==> flow/design.v (excerpt) <==
module risc16_core (
input  logic        clk, reset, start,
output logic        done,
output logic [6:0]  imem_addr,
input  logic [15:0] imem_rdata,
output logic [6:0]  dmem_addr,
output logic        dmem_we,
output logic [15:0] dmem_wdata,
input  logic [15:0] dmem_rdata
);
logic mem_we,reg_we,alusrc,reg_rd,lw_add_e,sw_add_e,lwi,w0,w1,ri;
logic [3:0] status;
logic [6:0] c_mem_addr,d_addr,daddr_in;
logic [15:0] ins, rdata_in;
logic [2:0] alu_cb;
logic [4:0] lw_addr,sw_addr_d, sw_addr_s;
assign ins = imem_rdata;
assign imem_addr = d_addr;
assign dmem_addr = daddr_in;
assign dmem_we = ~ri;
assign dmem_wdata = rdata_in;
control cb(.start(start), .clk(clk), .reset(reset), .status(status), .ins(ins), .alu_cb(alu_cb), .mem_addr(c_mem_addr), .mem_we(mem_we),.reg_we(reg_we),.alusrc(alusrc),.reg_rd(reg_rd),.lw_add_e(lw_add_e),.sw_add_e(sw_add_e),.lwi(lwi),.done(done), .w0(w0), .w1(w1), .lw_addr(lw_addr), .sw_addr_d(sw_addr_d), .sw_addr_s(sw_addr_s));
datapath dp(.clk(clk), .reg_we(reg_we), .alusrc(alusrc), .reg_rd(reg_rd), .lw_add_e(lw_add_e), .sw_add_e(sw_add_e), .lwi(lwi), .alu_cb(alu_cb), .mem_addr(c_mem_addr), .ins(ins), .addr(d_addr), .data(rdata_in), .status(status), .w0(w0), .w1(w1), .reset(reset), .lw_addr(lw_addr), .data_in(dmem_rdata), .daddr(daddr_in), .ri(ri), .sw_addr_d(sw_addr_d), .sw_addr_s(sw_addr_s));
endmodule
For scale: roughly 3,600 cells after synthesis, ~32,000 sq um of cells after synthesis.
Settings: LEC_CHECK=0, ABC_AREA=1, CAP_MARGIN=20, CORE_ASPECT_RATIO=0.7, CORE_MARGIN=2, CORE_UTILIZATION=52, SLEW_MARGIN=20; clock period 3.81 ns.
run.sh (not shown) runs the stock make flow with config.mk's settings and CLKGATE_MAP_FILE=.
The first run finished but failed the layout checks on negative setup slack.
Next try:
--- a/flow/config.mk
+++ b/flow/config.mk
@@ -7,7 +7,5 @@
 export LEC_CHECK = 0
-export ABC_AREA = 1
 export CAP_MARGIN = 20
-export CORE_ASPECT_RATIO = 0.7
 export CORE_MARGIN = 2
-export CORE_UTILIZATION = 52
+export CORE_UTILIZATION = 40
 export SLEW_MARGIN = 20
==> flow/constraint.sdc (replaced) <==
create_clock -name core_clock -period 6.85 [get_ports {clk}]
set_input_delay 1.3700 -clock core_clock [delete_from_list [all_inputs] [get_ports {clk}]]
set_output_delay 1.3700 -clock core_clock [all_outputs]
set_load 0.01 [all_outputs]
After rerunning: With this change the flow went through all stages and came out clean. Routed wire length came out lower by 14%. Global-route usage falls by 14 points. Power decreases by 46%. Sequential power fell by 43%. Synthesized area goes up by 2.8%.
Next try:
--- a/flow/config.mk
+++ b/flow/config.mk
@@ -9,3 +9,4 @@
 export CORE_MARGIN = 2
-export CORE_UTILIZATION = 40
+export CORE_UTILIZATION = 59
+export SETUP_SLACK_MARGIN = 1.62
 export SLEW_MARGIN = 20
==> flow/constraint.sdc (replaced) <==
create_clock -name core_clock -period 5.49 [get_ports {clk}]
set_input_delay 1.0980 -clock core_clock [delete_from_list [all_inputs] [get_ports {clk}]]
set_output_delay 1.0980 -clock core_clock [all_outputs]
set_load 0.01 [all_outputs]
Result: With this change the flow ran to the end with violations: negative setup slack. Routed wire length came out higher by about 9%. Sequential share of layout area drops by 4.4 points. Setup slack gets worse by 410 ps. Design area goes up by about 11%. Power rose by 32%. Area after synthesis stays the same. Hold slack is worse by 12 ps. Register-to-register slack got worse by 750 ps. Synthesized cell count stays the same. Count of clock-buffer cells in the layout drops by 16.
Next try:
--- a/flow/config.mk
+++ b/flow/config.mk
@@ -9,4 +9,5 @@
 export CORE_MARGIN = 2
-export CORE_UTILIZATION = 59
-export SETUP_SLACK_MARGIN = 1.62
+export CORE_UTILIZATION = 67
+export CTS_CLUSTER_SIZE = 14
+export SETUP_SLACK_MARGIN = -0.38
 export SLEW_MARGIN = 20
==> flow/constraint.sdc (replaced) <==
create_clock -name core_clock -period 5.09 [get_ports {clk}]
set_input_delay 1.0180 -clock core_clock [delete_from_list [all_inputs] [get_ports {clk}]]
set_output_delay 1.0180 -clock core_clock [all_outputs]
set_load 0.01 [all_outputs]
Now the flow never finished: it broke off in 5_1_grt on ODB-0269.
Die size went down by roughly a tenth.
Area after synthesis stays the same.
Synthesized cell count is unchanged.
Next try:
--- a/flow/config.mk
+++ b/flow/config.mk
@@ -7,7 +7,8 @@
 export LEC_CHECK = 0
+export ABC_AREA = 1
 export CAP_MARGIN = 20
 export CORE_MARGIN = 2
-export CORE_UTILIZATION = 67
-export CTS_CLUSTER_SIZE = 14
-export SETUP_SLACK_MARGIN = -0.38
+export CORE_UTILIZATION = 58
+export HOLD_SLACK_MARGIN = 0.27
+export SETUP_SLACK_MARGIN = 0.59
 export SLEW_MARGIN = 20
==> flow/constraint.sdc (replaced) <==
create_clock -name core_clock -period 3.81 [get_ports {clk}]
set_input_delay 0.7620 -clock core_clock [delete_from_list [all_inputs] [get_ports {clk}]]
set_output_delay 0.7620 -clock core_clock [all_outputs]
set_load 0.01 [all_outputs]
Outcome:
- Now the flow finished but fails on negative setup slack
- die size grows by 12%
- area after synthesis falls by 2.7%
- synthesized cell count climbs by 22%

Starting RTL as in the previous note.
Design risc16_core, start of the top module:
module risc16_core (
input  logic        clk, reset, start,
output logic        done,
output logic [6:0]  imem_addr,
input  logic [15:0] imem_rdata,
output logic [6:0]  dmem_addr,
output logic        dmem_we,
output logic [15:0] dmem_wdata,
input  logic [15:0] dmem_rdata
);
export LEC_CHECK = 0
export CAP_MARGIN = 15
export CORE_MARGIN = 9
export CORE_UTILIZATION = 40
export CTS_CLUSTER_SIZE = 71
export HOLD_SLACK_MARGIN = -0.08
export PLACE_DENSITY = 0.72
export SETUP_SLACK_MARGIN = 0.68
export SLEW_MARGIN = 10
export TNS_END_PERCENT = 60
create_clock -name core_clock -period 7.0 [get_ports {clk}]
The baseline produced a clean layout.
Next try:
ABC_AREA = 1   (was not set)
CAP_MARGIN = 20   (was 15)
CELL_PAD_IN_SITES_GLOBAL_PLACEMENT = 1   (was not set)
CORE_MARGIN = 2   (was 9)
CTS_CLUSTER_SIZE = 68   (was 71)
HOLD_SLACK_MARGIN = not set   (was -0.08)
PLACE_DENSITY = not set   (was 0.72)
SETUP_SLACK_MARGIN = not set   (was 0.68)
SLEW_MARGIN = 20   (was 10)
TNS_END_PERCENT = not set   (was 60)
clock period = 5.42 ns   (was 7.0 ns; I/O delays follow)
Result: Wire length is higher by 20%. Core utilization is higher by 4.3 points. Die size is lower by 11%. Total power is higher by 39%. Hold slack is about the same. Synthesized cell count is higher by 22%. Worst setup slack got worse by 0.63 ns. Clock-buffer cell count is higher by 8. Critical path depth is higher by 3.

Setup of zinc:
risc16_core again, from the RTL that the note above started with.
Settings: LEC_CHECK=0, CAP_MARGIN=20, CORE_MARGIN=2, CORE_UTILIZATION=59, SLEW_MARGIN=20; clock period 3.79 ns.
In zinc the implementation ran to completion but is not tape-out ready, as the final checks report negative setup slack.
#### Input delta (yarrow over zinc)
Settings: CORE_UTILIZATION now 72, was 59; PLACE_DENSITY_LB_ADDON now 0.0, previously not set; MAX_ROUTING_LAYER now met4, previously not set; CTS_CLUSTER_SIZE now 72, previously not set; SETUP_SLACK_MARGIN now -0.48, previously not set; the clock period (ns, I/O delays scaled along) now 6.81, was 3.79.
--- outcome ---
Compared with zinc, total combinational power in yarrow decreased by more than half.
Overall routed net length for yarrow is lower than for zinc.
Between yarrow and zinc, it is yarrow whose number of antenna violations at the first check in global routing is higher, by 5.
In yarrow the implementation ran to completion but is not tape-out ready, as the final checks report negative setup slack.
Looking at critical path buffer and inverter count, yarrow sits above zinc.
Critical path data arrival time across zinc and yarrow: no real change.
Higher sequential share of layout area among zinc and yarrow: yarrow
Taking zinc over yarrow, the detailed route wirelength on metal3 ratio works out to 0.911.
Cmp yarrow vs zinc: remaining max-slew budget at the tightest pin lower in yarrow
Against zinc, yarrow reports a detail-routed net length per standard cell that is higher.
yarrow contains fewer vias than zinc.
Re multiplexer share of the synthesized area: no difference whatsoever between zinc and yarrow.
#### Input delta (garnet over yarrow)
Settings: a deleted MAX_ROUTING_LAYER that had been met4; a change of CORE_UTILIZATION from 72 to 64; a deleted CTS_CLUSTER_SIZE that had been 72; a deleted PLACE_DENSITY_LB_ADDON that had been 0.0; a change of SETUP_SLACK_MARGIN from -0.48 to -0.38; a change of the clock period (ns, I/O delays scaled along) from 6.81 to 4.72.
[summary]
- Layout checks on garnet: not met. Flow itself completed; violations: max-capacitance violations, max-slew violations, negative setup slack.
- The run showing the greater vias after detailed routing is garnet.
- The aggregate routed wire length in yarrow is 0.943 times that in garnet.
- garnet vs yarrow: combinational power up
- Compared with yarrow, garnet shows a first-iteration DRC count that is 906 lower.
- For the placer's final routability congestion estimate, garnet came in 0.049 lower than yarrow did.
- [compare] base=yarrow new=garnet: instance count on the critical path up 9; number of fill cells up about 18%; fraction of power consumed by the clock network down 0.6 points; global-route track usage on met1 down 4.2 points.
The following lists how fjord was set up differently from garnet:
Settings: CORE_UTILIZATION now 66, was 64; SETUP_SLACK_MARGIN now -0.04, was -0.38; CTS_CLUSTER_SIZE now 24, previously not set; the clock period (ns, I/O delays scaled along) now 5.48, was 4.72.
Notes after the runs:
fjord did not finish; the tool stopped in 5_1_grt with error GRT-0232. Comparing fjord against garnet, there is no change at all in multiplexer share of the synthesized area. Port buffer count came out exactly the same in garnet and fjord. I/O pin count came out exactly the same in garnet and fjord.
[inputs] amber vs fjord
Settings: swapping 66 for 25 in CORE_UTILIZATION; clearing SETUP_SLACK_MARGIN, which used to be -0.04; clearing CTS_CLUSTER_SIZE, which used to be 24; swapping 5.48 for 6.85 in the clock period (ns, I/O delays scaled along).
Findings:
The run showing the smaller width of the chip is fjord.
Delta (amber minus fjord): post-synthesis net count ~0 delta, number of input and output port buffers inserted ~0 delta.
Compared with fjord, amber shows HPWL after detailed placement lower by 5.3%.
Post-CTS setup buffer count ends up lower on amber.
Taking amber over fjord, the die area ratio works out to 2.6.
Relative to fjord, the number of buffers inserted during clock tree synthesis measured on amber has increased by a little under 10%.
In summary, amber completed successfully, with a layout that passed the timing, design-rule and antenna checks.
The sequential area share after synthesis on fjord is in line with that on amber.
Delta (amber minus fjord): number of top-level pins has remained practically unchanged; minimum setup slack after placement moved up; share of the core filled by cells before placement fell 41 points.
Edits applied to the flow inputs when going from amber to sierra:
Settings: CORE_UTILIZATION now 66, was 25; SETUP_SLACK_MARGIN now -0.48, previously not set; MAX_ROUTING_LAYER now met4, previously not set; the clock period (ns, I/O delays scaled along) now 6.81, was 6.85.
==> results <==
Nothing crashed in sierra and all stages finished; the problem is that the final layout failed, the offending checks being negative setup slack.
The routed wire length of sierra and that of amber are within noise of each other.
Sort sierra and amber by horizontal die size asc -> top: sierra
sierra vs amber — total chip power climbed slightly
Against amber as the reference, sierra delivers a lower remaining max-slew budget at the tightest pin.
Relative to amber, logic area has increased by about 0.6% in sierra.
The run showing the greater clock latency on the worst-skew pair is sierra.
Comparing sierra and amber, the higher die area is on amber.
On hold slack, sierra tracks amber almost exactly.
The highest routing layer actually used comes out met4 in one run and met5 in the other, namely in sierra and amber respectively.
For the via density per instance, sierra came in about 40% higher than amber did.
Power is estimated from default activity; no workload was simulated.
